==> inputs of run A <==
Design geofence, start of the top module:
module geofence ( clk,reset,X,Y,valid,is_inside);
input clk;
input reset;
input [9:0] X;
input [9:0] Y;
output reg valid;
output is_inside;
reg [2:0]state, next_state;
parameter IDLE = 3'd0,
	  READ = 3'd1,
      SORTING = 3'd2,
	  CAL = 3'd3,
	  OUT = 3'd4,
      BUFFF = 3'd5;
reg [2:0] sort_cnt;
reg [2:0] cnt;
reg [9:0] tmp_x[0:5];
reg [9:0] tmp_y[0:5];
reg [9:0] target_x;
reg [9:0] target_y;
reg [2:0] sort_idx;
reg signed [10:0] buf1;
reg signed [10:0] buf2;
reg signed [21:0] tmp;
reg done;
wire signed [21:0]mul;
assign mul = buf1 * buf2;
reg [5:0] result;
assign is_inside = &result | &(~result);
always@(posedge clk or posedge reset)begin
    if(reset)
        state <= IDLE;
    else 
        state <= next_state;
end
always@(*)begin
    if(reset)
        next_state = IDLE;
    else begin
        case(state)
            IDLE:
                next_state = READ;
            READ:begin
                if(done == 1) next_state = SORTING;
                else next_state = READ;  
            end
            SORTING:begin
                if(sort_idx == 0) next_state = CAL;
                else next_state = SORTING;
            end
            CAL:begin
                if(sort_idx == 6) next_state = OUT;
                else next_state = CAL;
            end 
            OUT:
                next_state = BUFFF;
            BUFFF:
                next_state = READ; 
            default:    next_state = IDLE;
        endcase
    end 
end
always@(posedge clk or posedge reset)begin
    if(reset)begin
        cnt <= 0;
        done <= 0;
        sort_cnt <= 1;
        sort_idx <= 4;
        valid <= 0;
    end
    else begin
        if(next_state == READ) begin
            valid <= 0;
            case(cnt)
                0:begin
                    target_x <= X;
                    target_y <= Y;
                end
                1:begin
                    tmp_x[0] <= X;
                    tmp_y[0] <= Y;
                end
  ...
Settings: LEC_CHECK=0, ABC_AREA=1, CAP_MARGIN=40, CELL_PAD_IN_SITES_GLOBAL_PLACEMENT=3, CORE_ASPECT_RATIO=1.82, CORE_MARGIN=8, CORE_UTILIZATION=44, CTS_CLUSTER_DIAMETER=185, GPL_ROUTABILITY_DRIVEN=0, PLACE_DENSITY_LB_ADDON=0.07, SLEW_MARGIN=20; clock period 6.4 ns.
run.sh (not shown) runs the stock make flow with config.mk's settings and CLKGATE_MAP_FILE=.
==> run H (differences from run A) <==
==> flow/config.mk (replaced) <==
export PLATFORM = sky130hd
export DESIGN_NAME = geofence
export DESIGN_NICKNAME = geofence
export VERILOG_FILES = /design/flow/design.v
export SDC_FILE = /design/flow/constraint.sdc
export NUM_CORES = 4
export LEC_CHECK = 0
export ABC_AREA = 1
export CAP_MARGIN = 20
export CORE_ASPECT_RATIO = 1.58
export CORE_MARGIN = 2
export CORE_UTILIZATION = 72
export CTS_CLUSTER_DIAMETER = 204
export CTS_CLUSTER_SIZE = 25
export GPL_ROUTABILITY_DRIVEN = 1
export MAX_ROUTING_LAYER = met4
export PLACE_DENSITY_LB_ADDON = 0.01
export SETUP_SLACK_MARGIN = 1.65
export SLEW_MARGIN = 20
export TNS_END_PERCENT = 5
==> flow/constraint.sdc (replaced) <==
create_clock -name core_clock -period 5.75 [get_ports {clk}]
set_input_delay 1.1500 -clock core_clock [delete_from_list [all_inputs] [get_ports {clk}]]
set_output_delay 1.1500 -clock core_clock [all_outputs]
set_load 0.01 [all_outputs]
==> results <==
Run H finished but failed the layout checks on negative setup slack. Run A failed in 3_1_place_gp_skip_io. Die size: run H is smaller than run A (45%). Synthesized area is the same in run A and run H. Synthesized cell count is the same in run H and run A.

==> inputs of 07-17 <==
==> flow/design.v <==
module geofence ( clk,reset,X,Y,valid,is_inside);
input clk;
input reset;
input [9:0] X;
input [9:0] Y;
output reg valid;
output is_inside;
reg [2:0]state, next_state;
parameter IDLE = 3'd0,
	  READ = 3'd1,
      SORTING = 3'd2,
	  CAL = 3'd3,
	  OUT = 3'd4,
      BUFFF = 3'd5;
reg [2:0] sort_cnt;
reg [2:0] cnt;
reg [9:0] tmp_x[0:5];
reg [9:0] tmp_y[0:5];
reg [9:0] target_x;
reg [9:0] target_y;
reg [2:0] sort_idx;
reg signed [10:0] buf1;
reg signed [10:0] buf2;
reg signed [21:0] tmp;
reg done;
wire signed [21:0]mul;
assign mul = buf1 * buf2;
reg [5:0] result;
assign is_inside = &result | &(~result);
always@(posedge clk or posedge reset)begin
    if(reset)
        state <= IDLE;
    else 
        state <= next_state;
end
always@(*)begin
    if(reset)
        next_state = IDLE;
    else begin
        case(state)
            IDLE:
                next_state = READ;
            READ:begin
                if(done == 1) next_state = SORTING;
                else next_state = READ;  
            end
            SORTING:begin
                if(sort_idx == 0) next_state = CAL;
                else next_state = SORTING;
            end
            CAL:begin
                if(sort_idx == 6) next_state = OUT;
                else next_state = CAL;
            end 
            OUT:
                next_state = BUFFF;
            BUFFF:
                next_state = READ; 
            default:    next_state = IDLE;
        endcase
    end 
end
always@(posedge clk or posedge reset)begin
    if(reset)begin
        cnt <= 0;
        done <= 0;
        sort_cnt <= 1;
        sort_idx <= 4;
        valid <= 0;
    end
    else begin
        if(next_state == READ) begin
            valid <= 0;
            case(cnt)
                0:begin
                    target_x <= X;
                    target_y <= Y;
                end
                1:begin
                    tmp_x[0] <= X;
                    tmp_y[0] <= Y;
                end
                2:begin
                    tmp_x[1] <= X;
                    tmp_y[1] <= Y;
                end
                3:begin
                    tmp_x[2] <= X;
                    tmp_y[2] <= Y;
                end
                4:begin
                    tmp_x[3] <= X;
                    tmp_y[3] <= Y;
                end
                5:begin
                    tmp_x[4] <= X;
                    tmp_y[4] <= Y;
                end
                6:begin
                    tmp_x[5] <= X;
                    tmp_y[5] <= Y;
                end
            endcase
            if(cnt < 6)
                cnt <= cnt + 1;
            else begin
                cnt <= 0;
                done <= 1;
            end
        end
        else if(next_state == SORTING)begin
            done <= 0;
            case(cnt)
                0:begin
                    buf1 <= tmp_x[sort_cnt] - tmp_x[0];         
                    cnt <= cnt + 1;
                end
                1:begin      
                    buf2 <= tmp_y[sort_cnt+1] - tmp_y[0];    
                    cnt <= cnt + 1;
                end
                2:begin
                    tmp <= mul;
                    buf2 <= tmp_y[sort_cnt] - tmp_y[0];    
                    cnt <= cnt + 1;
                end
                3:begin
                    buf1 <= tmp_x[sort_cnt+1] - tmp_x[0];
                    cnt <= cnt + 1;
                end
                4:begin
                    if(tmp > mul)begin
                        cnt <= 5;
                    end
                    else begin
                        if(sort_cnt == sort_idx) begin
                            sort_idx <= sort_idx - 1;
                            sort_cnt <= 1;
                        end
                        else 
                            sort_cnt <= sort_cnt + 1;
                        cnt <= 0;
                    end
                end
                5:begin
                    tmp_x[sort_cnt] <= tmp_x[sort_cnt+1];
                    tmp_x[sort_cnt+1] <= tmp_x[sort_cnt];
                    tmp_y[sort_cnt] <= tmp_y[sort_cnt+1];
                    tmp_y[sort_cnt+1] <= tmp_y[sort_cnt];
                    if(sort_cnt == sort_idx) begin
                        sort_idx <= sort_idx - 1;
                        sort_cnt <= 1;
                    end
                    else 
                        sort_cnt <= sort_cnt + 1;
                    cnt <= 0;
                end
            endcase
        end
        else if(next_state == CAL)begin
            case(cnt)
            0:begin
                buf1 <= tmp_x[sort_idx] - target_x;
            end
            1:begin
                if(sort_idx == 5)
                    buf2 <= tmp_y[0] - target_y;
                else
                    buf2 <= tmp_y[sort_idx+1] - target_y;
            end
            2:begin
                tmp <= mul;
                buf2 <= tmp_y[sort_idx] - target_y;
            end
            3:begin
                if(sort_idx == 5)
                    buf1 <= tmp_x[0] - target_x;
                else
                    buf1 <= tmp_x[sort_idx+1] - target_x;
             end
            4:begin
                result[sort_idx] <= (tmp > mul);
                sort_idx <= sort_idx + 1;
            end
            endcase
            if(cnt < 4)begin
                cnt <= cnt + 1;
            end
            else 
                cnt <= 0;
        end
        else if(next_state == OUT)begin
            sort_idx <= 4;
            sort_cnt <= 1;
            cnt <= 0;
            valid <= 1;
        end
    end
end
endmodule
==> flow/run.sh <==
#!/bin/bash
# the make line also repeats each setting of config.mk as NAME=value (left out here)
make -C /OpenROAD-flow-scripts/flow DESIGN_CONFIG=/design/flow/config.mk WORK_HOME=/design/flow/orfs CLKGATE_MAP_FILE= finish
==> flow/config.mk <==
export PLATFORM = sky130hd
export DESIGN_NAME = geofence
export DESIGN_NICKNAME = geofence
export VERILOG_FILES = /design/flow/design.v
export SDC_FILE = /design/flow/constraint.sdc
export NUM_CORES = 4
export LEC_CHECK = 0
export CAP_MARGIN = 20
export CORE_MARGIN = 2
export CORE_UTILIZATION = 72
export CTS_CLUSTER_SIZE = 21
export HOLD_SLACK_MARGIN = -0.08
export SETUP_SLACK_MARGIN = 0.82
export SLEW_MARGIN = 20
==> flow/constraint.sdc <==
create_clock -name core_clock -period 6.86 [get_ports {clk}]
set_input_delay 1.3720 -clock core_clock [delete_from_list [all_inputs] [get_ports {clk}]]
set_output_delay 1.3720 -clock core_clock [all_outputs]
set_load 0.01 [all_outputs]
==> 12-03 (differences from 07-17) <==
- ABC_AREA: default -> 1
- CORE_UTILIZATION: 72 -> 70
- CTS_CLUSTER_SIZE: 21 -> default
- HOLD_SLACK_MARGIN: -0.08 -> 0.3
- SETUP_SLACK_MARGIN: 0.82 -> 1.76
==> flow/constraint.sdc (replaced) <==
create_clock -name core_clock -period 6.01 [get_ports {clk}]
set_input_delay 1.2020 -clock core_clock [delete_from_list [all_inputs] [get_ports {clk}]]
set_output_delay 1.2020 -clock core_clock [all_outputs]
set_load 0.01 [all_outputs]
==> 05-07 (differences from 07-17) <==
- CORE_UTILIZATION: 72 -> 64
- CTS_CLUSTER_SIZE: 21 -> default
- HOLD_SLACK_MARGIN: -0.08 -> default
- SETUP_SLACK_MARGIN: 0.82 -> default
==> flow/constraint.sdc (replaced) <==
create_clock -name core_clock -period 8.09 [get_ports {clk}]
set_input_delay 1.6180 -clock core_clock [delete_from_list [all_inputs] [get_ports {clk}]]
set_output_delay 1.6180 -clock core_clock [all_outputs]
set_load 0.01 [all_outputs]
==> notes <==
The lowest sequential share of layout area belongs to 12-03, the highest to 05-07. Between 07-17 and 12-03, the lower utilization is in 07-17 (gap 3.0 points). The lowest critical path depth belongs to 05-07, the highest to 12-03. Hold slack, highest first: 12-03, 07-17, 05-07. Non-clock buffer count, highest first: 12-03, 07-17, 05-07. 07-17 ran to the end with violations: setup timing. 05-07 ran to the end with no violations. 12-03 finished but fails on setup timing. Via count: 05-07 is smaller than 07-17 (about 5%). Die size, lowest first: 07-17, 12-03, 05-07.
